==> flow/design.v <==
module cordic(
    input signed [29:0] i_angle,
    input i_clk,
    input i_rst,
    input i_start,
    output signed [29:0] o_sin,
    output signed [29:0] o_cos,
    output o_done
);
localparam WD_EXT = 28;
localparam WD_INT = 62;
localparam START_VAL = 64'h26dd3b6a10d79a00;
localparam max_i = 8'd62;
reg signed [WD_INT+1:0] x;
reg signed [WD_INT+1:0] y; 
reg signed [WD_INT+1:0] z; 
reg signed [WD_INT+1:0] angle;
reg done;
assign o_done = done;
assign o_sin = y[(WD_INT+1):(WD_INT-WD_EXT)];
assign o_cos = x[(WD_INT+1):(WD_INT-WD_EXT)];
reg [7:0] i;
reg [7:0] state;
localparam 
    s_rst = 8'b0,
    s_work = 8'b1;
wire [WD_INT+1:0] atan [WD_INT:0];
assign atan[0] = 	63'h3243f6a8885a3000;
assign atan[1] = 	63'h1dac670561bb4f00;
assign atan[2] = 	63'hfadbafc96406e80;
assign atan[3] = 	63'h7f56ea6ab0bdb80;
assign atan[4] = 	63'h3feab76e59fbd40;
assign atan[5] = 	63'h1ffd55bba976250;
assign atan[6] = 	63'hfffaaadddb94d8;
assign atan[7] = 	63'h7fff5556eeea5c;
assign atan[8] = 	63'h3fffeaaab7776e;
assign atan[9] = 	63'h1ffffd5555bbbc;
assign atan[10] = 	63'hfffffaaaaadde;
assign atan[11] = 	63'h7fffff555556e;
assign atan[12] = 	63'h3fffffeaaaaaa;
assign atan[13] = 	63'h1ffffffd55554;
assign atan[14] = 	63'hfffffffaaaaa;
assign atan[15] = 	63'h7fffffff5554;
assign atan[16] = 	63'h3fffffffeaaa;
assign atan[17] = 	63'h1ffffffffd54;
assign atan[18] = 	63'hfffffffffaa;
assign atan[19] = 	63'h7fffffffff4;
assign atan[20] = 	63'h3fffffffffe;
assign atan[21] = 	63'h1fffffffffe;
assign atan[22] = 	63'hfffffffffe;
assign atan[23] = 	63'h7ffffffffe;
assign atan[24] = 	63'h3ffffffffe;
assign atan[25] = 	63'h1ffffffffe;
assign atan[26] = 	63'hffffffffe;
assign atan[27] = 	63'h800000000;
assign atan[28] = 	63'h400000000;
assign atan[29] = 	63'h200000000;
assign atan[30] = 	63'h100000000;
assign atan[31] = 	63'h80000000;
assign atan[32] = 	63'h40000000;
assign atan[33] = 	63'h20000000;
assign atan[34] = 	63'h10000000;
assign atan[35] = 	63'h8000000;
assign atan[36] = 	63'h4000000;
assign atan[37] = 	63'h2000000;
assign atan[38] = 	63'h1000000;
assign atan[39] = 	63'h800000;
assign atan[40] = 	63'h400000;
assign atan[41] = 	63'h200000;
assign atan[42] = 	63'h100000;
assign atan[43] = 	63'h80000;
assign atan[44] = 	63'h40000;
assign atan[45] = 	63'h20000;
assign atan[46] = 	63'h10000;
assign atan[47] = 	63'h8000;
assign atan[48] = 	63'h4000;
assign atan[49] = 	63'h2000;
assign atan[50] = 	63'h1000;
assign atan[51] = 	63'h800;
assign atan[52] = 	63'h400;
assign atan[53] = 	63'h200;
assign atan[54] = 	63'h100;
assign atan[55] = 	63'h80;
assign atan[56] = 	63'h40;
assign atan[57] = 	63'h20;
assign atan[58] = 	63'h10;
assign atan[59] = 	63'h8;
assign atan[60] = 	63'h4;
assign atan[61] = 	63'h2;
assign atan[62] = 	63'h1;
always @(posedge i_clk) begin
    if(i_rst) begin
        x <= 0;
        y <= 0;
        done <= 0;
        i <= 0;
        state <= s_rst;
    end
    else begin
        case (state)
            s_rst: begin
                if(i_start) begin
                    angle <= i_angle <<< (WD_INT-WD_EXT);
                    state <= s_work;
                    i <= 0;
                    x <= START_VAL;
                    y <= 0;
                    z <= 0;
                    done <= 0;
                end
            end
            s_work: begin
                if (z<=angle) begin
                    z <= z + atan[i];
                    x <= x - (y>>>i);
                    y <= y + (x>>>i);
                end
                else begin
                    z <= z - atan[i];
                    x <= x + (y>>>i);
                    y <= y - (x>>>i);
                end
                i <= i+1;
                if(i == max_i) begin
                    done <= 1'b1;
                    state <= s_rst;
                end
            end
        endcase
    end
end
endmodule
==> flow/config.mk <==
export PLATFORM = sky130hd
export DESIGN_NAME = cordic
export DESIGN_NICKNAME = cordic
export VERILOG_FILES = /design/flow/design.v
export SDC_FILE = /design/flow/constraint.sdc
export NUM_CORES = 4
export LEC_CHECK = 0
export CAP_MARGIN = 20
export CORE_MARGIN = 2
export CORE_UTILIZATION = 40
export SLEW_MARGIN = 20
==> flow/constraint.sdc <==
create_clock -name core_clock -period 10.4 [get_ports {i_clk}]
set_input_delay 2.0800 -clock core_clock [delete_from_list [all_inputs] [get_ports {i_clk}]]
set_output_delay 2.0800 -clock core_clock [all_outputs]
set_load 0.01 [all_outputs]
run.sh (not shown) runs the stock make flow with config.mk's settings and CLKGATE_MAP_FILE=.
The first run finished clean.
Rerun with:
- CELL_PAD_IN_SITES_DETAIL_PLACEMENT: default -> 0
- CORE_UTILIZATION: 40 -> 58
- CTS_CLUSTER_SIZE: default -> 58
- MAX_ROUTING_LAYER: default -> met4
- TNS_END_PERCENT: default -> 45
- clock period: 10.4 -> 6.64 ns (I/O delays scaled with it)
What happened:
- Now the flow stopped in global routing on GRT-0232
- synthesized area does not change
- synthesized cell count does not change
- die area decreases by a quarter to a third
